==> trial 41 <==
==> flow/design.v <==
`timescale 1ns/10ps
module  ATCONV(
	input		clk,
	input		reset,
	output 	    busy,	
	input		ready,	
	output reg	[11:0]	iaddr,
	input signed [12:0]	idata,
	output	reg 	cwr,
	output  reg	[11:0]	caddr_wr,
	output reg 	[12:0] 	cdata_wr,
	output	reg 	crd,
	output reg	[11:0] 	caddr_rd,
	input 	[12:0] 	cdata_rd,
	output reg 	csel
	);
	reg [2:0] cur_state, next_state;
	localparam IDLE = 3'd0;
	localparam READ_IMAGE = 3'd1;
	localparam WRITE_MEM0 = 3'd2;
	localparam READ_MEM0 = 3'd3;
	localparam WRITE_MEM1 = 3'd4;
	localparam FINISH = 3'd5;
	reg [5:0] col, row;
	reg [4:0] tempX_L0, tempY_L0;
	reg [3:0] cnt;
	wire [3:0] is_pad;
	assign is_pad[0] = (col < 6'd2);
	assign is_pad[1] = (col > 6'd61);
	assign is_pad[2] = (row < 6'd2);
	assign is_pad[3] = (row > 6'd61);
	assign busy = !(cur_state == FINISH || cur_state == IDLE);
    reg signed [12:0] kernal;
	reg signed [29:0] conv_sum;
	reg [12:0] max;
	always @(posedge clk or posedge reset) begin
		if(reset) cur_state <= IDLE; 
		else cur_state <= next_state;
	end
	always @(*) begin
		case(cur_state)
			IDLE: begin
				if(ready == 1'b1) next_state = READ_IMAGE;
				else next_state = IDLE;
			end
			READ_IMAGE: begin
				if(cnt == 4'd11) next_state = WRITE_MEM0;
				else next_state = READ_IMAGE;
			end
			WRITE_MEM0: begin
				if(row == 6'd63 && col == 6'd63) next_state = READ_MEM0;
				else next_state = READ_IMAGE;
			end
			READ_MEM0: begin
				if(cnt == 4'd5) next_state = WRITE_MEM1;
				else next_state = READ_MEM0;
			end
			WRITE_MEM1: begin
				if(row == 6'd62 && col == 6'd62) next_state = FINISH;
				else next_state = READ_MEM0;
			end
			FINISH: begin
				next_state = IDLE;
			end
			default: begin
				next_state = IDLE;
			end
		endcase
	end
	always @(posedge clk or posedge reset) begin
		if(reset) begin
			col <= 6'd0;
			row <= 6'd0;
			cnt <= 4'd0;
			tempX_L0 <= 5'd0;
			tempY_L0 <= 5'd0;
			csel <= 1'b0;
			cwr <= 1'b0;
			crd <= 1'b0;
			max <= 13'd0;
			iaddr <= 12'd0;
			caddr_rd <= 12'd0;
			caddr_wr <= 12'd0;
			cdata_wr <= 13'd0;
		end
		else begin
			case(cur_state)
				READ_IMAGE: begin
					case(cnt)
						4'd0: begin   
							case({is_pad[2], is_pad[0]})
								2'b00: iaddr <= {row-6'd2, col-6'd2};
								2'b01: iaddr <= {row-6'd2, 6'd0};
								2'b10: iaddr <= {6'd0, col-6'd2};
								2'b11: iaddr <= {6'd0, 6'd0};
						    endcase
							conv_sum <= 30'd0;
						end
						4'd1: begin   
							if(is_pad[2] == 1'b1) iaddr <= {6'd0, col};
							else iaddr <= {row-6'd2, col};
							conv_sum <= $signed(idata) * kernal;
						end
						4'd2: begin   
							case({is_pad[2], is_pad[1]})
								2'b00: iaddr <= {row-6'd2, col+6'd2};
								2'b01: iaddr <= {row-6'd2, 6'd63};
								2'b10: iaddr <= {6'd0, col+6'd2};
								2'b11: iaddr <= {6'd0, 6'd63};
							endcase
							conv_sum <= conv_sum + $signed(idata) * kernal;
						end
						4'd3: begin   
							if(is_pad[0] == 1'b1) iaddr <= {row, 6'd0};
							else iaddr <= {row, col-6'd2};
							conv_sum <= conv_sum + $signed(idata) * kernal;
						end
						4'd4: begin   
							iaddr <= {row, col};
							conv_sum <= conv_sum + $signed(idata) * kernal;
						end
						4'd5: begin   
							if(is_pad[1] == 1'b1) iaddr <= {row, 6'd63};
							else iaddr <= {row, col+6'd2};
							conv_sum <= conv_sum + $signed(idata) * kernal;
						end
						4'd6: begin   
							case({is_pad[3], is_pad[0]})
								2'b00: iaddr <= {row+6'd2, col-6'd2};
								2'b01: iaddr <= {row+6'd2, 6'd0};
								2'b10: iaddr <= {6'd63, col-6'd2};
								2'b11: iaddr <= {6'd63, 6'd0};
							endcase
							conv_sum <= conv_sum + $signed(idata) * kernal;
						end
						4'd7: begin   
							if(is_pad[3] == 1'b1) iaddr <= {6'd63, col};
							else iaddr <= {row+6'd2, col};
							conv_sum <= conv_sum + $signed(idata) * kernal;
						end
						4'd8: begin   
							case({is_pad[3], is_pad[1]})
								2'b00: iaddr <= {row+6'd2, col+6'd2};
								2'b01: iaddr <= {row+6'd2, 6'd63};
								2'b10: iaddr <= {6'd63, col+6'd2};
								2'b11: iaddr <= {6'd63, 6'd63};
							endcase
							conv_sum <= conv_sum + $signed(idata) * kernal;
						end
						4'd9: begin
							conv_sum <= conv_sum + $signed(idata) * kernal;
						end
						4'd10: begin
							conv_sum <= conv_sum + $signed(13'h1FF4);
						end
						4'd11: begin
							caddr_wr <= {row, col};
							cdata_wr <= (conv_sum[16] || conv_sum[16:4] <= 13'd11)? 13'd0 : conv_sum[16:4]-13'd11;
						end
					endcase
					if(cnt == 11) begin
						cnt <= 4'd0;
						cwr <= 1'b1;
						csel <= 1'b0;
					end
					else 
						cnt <= cnt + 4'd1;
				end
				WRITE_MEM0: begin
					cwr <= 1'b0;
					if(col == 6'd63) begin
						col <= 6'd0;
						row <= row + 6'd1;
					end
					else 
						col <= col + 6'd1;
					if(row == 6'd63 && col == 6'd63) begin
						row <= 6'd0;
						col <= 6'd0;
						cwr <= 1'b0;
						crd <= 1'b1;
						csel <= 1'b0;
					end
				end
				READ_MEM0: begin
					case(cnt)
						4'd0: begin
							caddr_rd <= {row, col};
							max <= 13'd0;
						end
						4'd1: begin
							caddr_rd <= {row, col+6'd1};
							max <= cdata_rd;
						end
						4'd2: begin
							caddr_rd <= {row+6'd1, col};
							max <= (max > cdata_rd)? max : cdata_rd; 
						end
						4'd3: begin
							caddr_rd <= {row+6'd1, col+6'd1};
							max <= (max > cdata_rd)? max : cdata_rd; 
						end
						4'd4: begin
							max <= (max > cdata_rd)? max : cdata_rd;
						end
						4'd5: begin 
							caddr_wr <= {tempY_L0, tempX_L0};
							if(max != 13'd0) begin
								if(max[3:0] != 13'd0) cdata_wr <= (max[12:4] + 1) << 4;
								else cdata_wr <= max[12:4] << 4;
							end
							else 
								cdata_wr <= 13'd0;
						end
					endcase
					if(cnt == 4'd5) begin
						cnt <= 4'd0;
						cwr <= 1'b1;
						crd <= 1'b0;
						csel <= 1'b1;
					end
					else 
						cnt <= cnt + 4'd1;
				end
				WRITE_MEM1: begin
					if(tempX_L0 == 5'd31) begin
						tempY_L0 <= tempY_L0 + 5'd1;
						tempX_L0 <= 5'd0;
					end
					else 
						tempX_L0 <= tempX_L0 + 5'd1;
					if(col == 6'd62) begin
						col <= 6'd0;
						row <= row + 6'd2;
					end
					else
						col <= col + 6'd2;
					if(row == 6'd62 && col == 6'd62) begin
						cwr <= 1'b0;
						crd <= 1'b0;
						csel <= 1'b0;
					end
					else begin
						cwr <= 1'b0;
						crd <= 1'b1;
						csel <= 1'b0;
					end
				end
				FINISH: begin
					row <= 6'd0;
					col <= 6'd0;
					tempX_L0 <= 5'd0;
					tempY_L0 <= 5'd0;
				end
			endcase
		end
	end
	always @(*) begin
		case(cnt)
			4'd1: kernal = 13'h1FFF;
			4'd2: kernal = 13'h1FFE;
			4'd3: kernal = 13'h1FFF;
			4'd4: kernal = 13'h1FFC;
			4'd5: kernal = 13'h0010;
			4'd6: kernal = 13'h1FFC;
			4'd7: kernal = 13'h1FFF;
			4'd8: kernal = 13'h1FFE;
			4'd9: kernal = 13'h1FFF;
			default: kernal = 13'h0;
		endcase
	end
endmodule
==> flow/run.sh <==
#!/bin/bash
# the make line also repeats each setting of config.mk as NAME=value (left out here)
make -C /OpenROAD-flow-scripts/flow DESIGN_CONFIG=/design/flow/config.mk WORK_HOME=/design/flow/orfs CLKGATE_MAP_FILE= finish
==> flow/config.mk <==
export PLATFORM = sky130hd
export DESIGN_NAME = ATCONV
export DESIGN_NICKNAME = ATCONV
export VERILOG_FILES = /design/flow/design.v
export SDC_FILE = /design/flow/constraint.sdc
export NUM_CORES = 4
export LEC_CHECK = 0
export ABC_AREA = 1
export CAP_MARGIN = 20
export CELL_PAD_IN_SITES_GLOBAL_PLACEMENT = 1
export CORE_MARGIN = 9
export CORE_UTILIZATION = 47
export CTS_CLUSTER_DIAMETER = 387
export CTS_CLUSTER_SIZE = 100
export PLACE_DENSITY = 0.7
export SLEW_MARGIN = 15
==> flow/constraint.sdc <==
create_clock -name core_clock -period 6.36 [get_ports {clk}]
set_input_delay 1.2720 -clock core_clock [delete_from_list [all_inputs] [get_ports {clk}]]
set_output_delay 1.2720 -clock core_clock [all_outputs]
set_load 0.01 [all_outputs]
==> trial 37 (differences from trial 41) <==
ABC_AREA = unset   (was 1)
CELL_PAD_IN_SITES_GLOBAL_PLACEMENT = unset   (was 1)
CORE_MARGIN = 2   (was 9)
CORE_UTILIZATION = 70   (was 47)
CTS_CLUSTER_DIAMETER = unset   (was 387)
CTS_CLUSTER_SIZE = 36   (was 100)
PLACE_DENSITY = unset   (was 0.7)
SLEW_MARGIN = 20   (was 15)
==> flow/constraint.sdc (replaced) <==
create_clock -name core_clock -period 7.04 [get_ports {clk}]
set_input_delay 1.4080 -clock core_clock [delete_from_list [all_inputs] [get_ports {clk}]]
set_output_delay 1.4080 -clock core_clock [all_outputs]
set_load 0.01 [all_outputs]
==> comparison table <==
|  | trial 37 | trial 41 |
|---|---|---|
| Run status | finished with violations | finished with violations |
| Reasons for failing layout checks | setup timing | setup timing |
| Xor/xnor cell area share of the yosys netlist | 0.0631 | 0.0354 |
| Nature of the critical path startpoint | primary input | flop |
| Count of instances resized after the clock tree is built | 31 | 162 |
| Clock Latency Late Sink | 430 ps | 420 ps |
| Max stage delay cell, worst path | sky130_fd_sc_hd__fa_1 | sky130_fd_sc_hd__dfrtp_2 |
| Combinational share of cell area | 0.577 | 0.515 |
| Total number of vias | 11100 | 11300 |
| Clock-pin slew on the worst setup and hold paths | 50 ps | 60 ps |
| Final core area utilization | 0.886 | 0.656 |
| Cell count along the critical path | 22 | 60 |
| Netlist cell types | 75 | 53 |
| Syn Nets | 1546 | 1772 |
| Largest incremental delay on the critical path | 550 ps | 450 ps |
| Pin count of the biggest net entering global routing | 74 | 64 |
| Met2 Track Usage GR | 0.644 | 0.407 |
| DRT Pass-1 Iters | 6 | 5 |
| Met2 Routed Length | 17500 µm | 17800 µm |
| Row count | 47 | 57 |
| All-Layer GR Usage | 0.367 | 0.232 |
| Remaining max-slew budget at the tightest pin | 0.288 | 0.367 |

* * *

==> inputs of v31 <==
Starts from the design.v that is shown in full above.
Settings: LEC_CHECK=0, ABC_AREA=1, CAP_MARGIN=20, CELL_PAD_IN_SITES_GLOBAL_PLACEMENT=1, CORE_MARGIN=9, CORE_UTILIZATION=32, CTS_CLUSTER_DIAMETER=387, CTS_CLUSTER_SIZE=99, PLACE_DENSITY=0.7, SETUP_SLACK_MARGIN=1.3, SLEW_MARGIN=15; clock period 6.36 ns.
run.sh (not shown) runs the stock make flow with config.mk's settings and CLKGATE_MAP_FILE=.
==> inputs of v3, as changes to v31 <==
ABC_AREA = not set   (was 1)
CELL_PAD_IN_SITES_GLOBAL_PLACEMENT = 0   (was 1)
CORE_MARGIN = 2   (was 9)
CORE_UTILIZATION = 65   (was 32)
CTS_CLUSTER_DIAMETER = 75   (was 387)
CTS_CLUSTER_SIZE = not set   (was 99)
PLACE_DENSITY = not set   (was 0.7)
SETUP_SLACK_MARGIN = not set   (was 1.3)
==> inputs of v35, as changes to v31 <==
ABC_AREA = not set   (was 1)
CELL_PAD_IN_SITES_GLOBAL_PLACEMENT = 0   (was 1)
CORE_MARGIN = 2   (was 9)
CORE_UTILIZATION = 72   (was 32)
CTS_CLUSTER_DIAMETER = 75   (was 387)
CTS_CLUSTER_SIZE = not set   (was 99)
PLACE_DENSITY = not set   (was 0.7)
PLACE_DENSITY_LB_ADDON = 0.01   (was not set)
SETUP_SLACK_MARGIN = 1.89   (was 1.3)
==> inputs of v26, as changes to v31 <==
CELL_PAD_IN_SITES_GLOBAL_PLACEMENT = not set   (was 1)
CORE_ASPECT_RATIO = 0.69   (was not set)
CORE_MARGIN = 2   (was 9)
CORE_UTILIZATION = 72   (was 32)
CTS_CLUSTER_DIAMETER = not set   (was 387)
CTS_CLUSTER_SIZE = not set   (was 99)
PLACE_DENSITY = 0.42   (was 0.7)
SETUP_SLACK_MARGIN = not set   (was 1.3)
SLEW_MARGIN = 20   (was 15)
==> flow/constraint.sdc (replaced) <==
create_clock -name core_clock -period 4.0 [get_ports {clk}]
set_input_delay 0.8000 -clock core_clock [delete_from_list [all_inputs] [get_ports {clk}]]
set_output_delay 0.8000 -clock core_clock [all_outputs]
set_load 0.01 [all_outputs]
==> notes.md <==
Notes on the physical implementation.

- Of the total synthesized cell area, the portion taken by AND-OR and OR-AND cells is 0.139.
- The net count after synthesis is 1,772.
- For this configuration, the core starts out at a cell density of 0.739.
- The main area contributors are dfrtp_1 (21%), ha_1 (13%), fa_1 (11%), inv_1 (9.5%), nand2_1 (8.6%).
- Per the post-synthesis report, the number of cells in the design is 1,552.
- The horizontal extent of the die is 157 microns, for reference.
- The placement row count is 38, for reference.
- The HPWL after detailed placement is between 30,000 and 40,000 microns, for reference.
- The flow stopped in 4_1_cts.
- The flow did not finish.
- The netlist uses 53 different library cells.
- The cell-mix breakdown from Yosys lists the XOR/XNOR area share as 0.0354.
- For this run, the register share of the synthesized area comes to 0.253.
- For reference, the top cells by count after synthesis are inv_1 (293), nand2_1 (266), nor2_1 (169).
- The tool reported: "[ERROR DPL-0033] detailed placement checks failed during check placement".
(the above is from v26)
==> notes.md <==
Notes on the physical implementation.

- The area fraction in compound gates is 0.179, for reference.
- The number of nets handed over by synthesis was 1,546.
- Sorting the synthesized cells by how often they occur yields inv_1 (143), nand2_1 (127), ha_1 (125).
- The first error in the log reads "[ERROR GRT-0232] Routing congestion too high. Check the congestion heatmap in the GUI".
- The last flow stage reached is 5_1_grt, for reference.
- The flow did not finish.
- The proportion of synthesized chip area in sequential cells is 0.252, for reference.
- Summed over all nets, the half-perimeter wirelength after detailed placement is 25,500 microns.
- The xor and xnor fraction of the mapped netlist area is 0.0631, for reference.
- By area the synthesized netlist is led by dfrtp_1 (21%), ha_1 (13%), fa_1 (11%), inv_1 (4.6%), edfxtp_1 (4.4%).
- The instance count of the mapped netlist is 1,326, for reference.
(the above is from v35)
==> notes.md <==
Summary of the current implementation state.

- The flow ran to the end, but the layout failed its checks.
- The layout checks failed on negative setup slack.
- Of the total synthesized cell area, the portion taken by AND-OR and OR-AND cells is 0.139.
- The cell-mix breakdown from Yosys lists the XOR/XNOR area share as 0.0354.
- Per Yosys stat, the portion of area used by sequential elements is 0.253.
- The placement row count is 69, for reference.
- In the post-route analysis, the smallest setup slack over all paths is -608 ps.
- The synthesis run shows the most used standard cells to be inv_1 (293), nand2_1 (266), nor2_1 (169).
- The final-report setup violation count is 6, for reference.
(the above is from v31)
==> notes.md <==
Summary of the current implementation state.

- From the final report, the count of setup violators was given as 8.
- After layout, the worst setup slack is -641 ps.
- The horizontal die dimension reported for this design is 138 microns.
- The flow ran to the end, but the layout failed its checks.
- The checks that failed: negative setup slack.
- The number of unique standard cell types used by synthesis is 75, for reference.
- The cell-mix breakdown from Yosys lists the XOR/XNOR area share as 0.0631.
- In this run, the synthesized area fraction spent on AND-OR/OR-AND gates is recorded as 0.179.
(the above is from v3)

* * *

==> inputs of job 5999 <==
RTL: the design.v shown in full above, as it stands there.
clock: 5.15 ns
lec_check: 0
cap_margin: 20
core_margin: 2
core_utilization: 60
slew_margin: 20
==> inputs of job 577, as changes to job 5999 <==
--- a/flow/config.mk
+++ b/flow/config.mk
@@ -7,5 +7,7 @@
 export LEC_CHECK = 0
 export CAP_MARGIN = 20
 export CORE_MARGIN = 2
-export CORE_UTILIZATION = 60
+export CORE_UTILIZATION = 50
+export SETUP_SLACK_MARGIN = -0.61
 export SLEW_MARGIN = 20
+export TNS_END_PERCENT = 5
==> flow/constraint.sdc (replaced) <==
create_clock -name core_clock -period 8.68 [get_ports {clk}]
set_input_delay 1.7360 -clock core_clock [delete_from_list [all_inputs] [get_ports {clk}]]
set_output_delay 1.7360 -clock core_clock [all_outputs]
set_load 0.01 [all_outputs]
==> inputs of job 2604, as changes to job 5999 <==
==> flow/config.mk (replaced) <==
export PLATFORM = sky130hd
export DESIGN_NAME = ATCONV
export DESIGN_NICKNAME = ATCONV
export VERILOG_FILES = /design/flow/design.v
export SDC_FILE = /design/flow/constraint.sdc
export NUM_CORES = 4
export LEC_CHECK = 0
export CAP_MARGIN = 15
export CORE_MARGIN = 2
export CORE_UTILIZATION = 38
export CTS_CLUSTER_DIAMETER = 386
export CTS_CLUSTER_SIZE = 69
export SLEW_MARGIN = 5
export TNS_END_PERCENT = 15
==> flow/constraint.sdc (replaced) <==
create_clock -name core_clock -period 10.0 [get_ports {clk}]
set_input_delay 2.0000 -clock core_clock [delete_from_list [all_inputs] [get_ports {clk}]]
set_output_delay 2.0000 -clock core_clock [all_outputs]
set_load 0.01 [all_outputs]
==> qor summary <==
quantity	job 2604	job 577	job 5999
Slew at the pin closest to its max-slew limit	1.09 ns	1.16 ns	0.985 ns
Setup clock skew after layout	0.0176 ns	0.0139 ns	0.0131 ns
Number of well taps	396	313	260
First-pass iteration count of the detailed router	6	5	6
Standard cell with the maximum stage delay on the critical path	sky130_fd_sc_hd__clkdlybuf4s50_1	sky130_fd_sc_hd__clkdlybuf4s50_1	sky130_fd_sc_hd__fa_1
Core footprint	30300 µm²	22800 µm²	18900 µm²
Logic depth of the worst path, buffers included	26	28	25
Run status	complete, no violations	complete, no violations	complete, but fails checks
Layout check failures	-	-	negative setup slack
Detail-routed via count per cell	5.41	5.62	5.84
Post-CTS setup buffers	0	0	25
Slew HR	26.8%	22.6%	34.3%
Placer's final routability congestion estimate	0.886	0.872	0.902
Maximum fanout along the worst path	13	9	6
Unrepaired setup endpoints after global routing	false	-	true
Die Y-Extent	179 µm	157 µm	143 µm
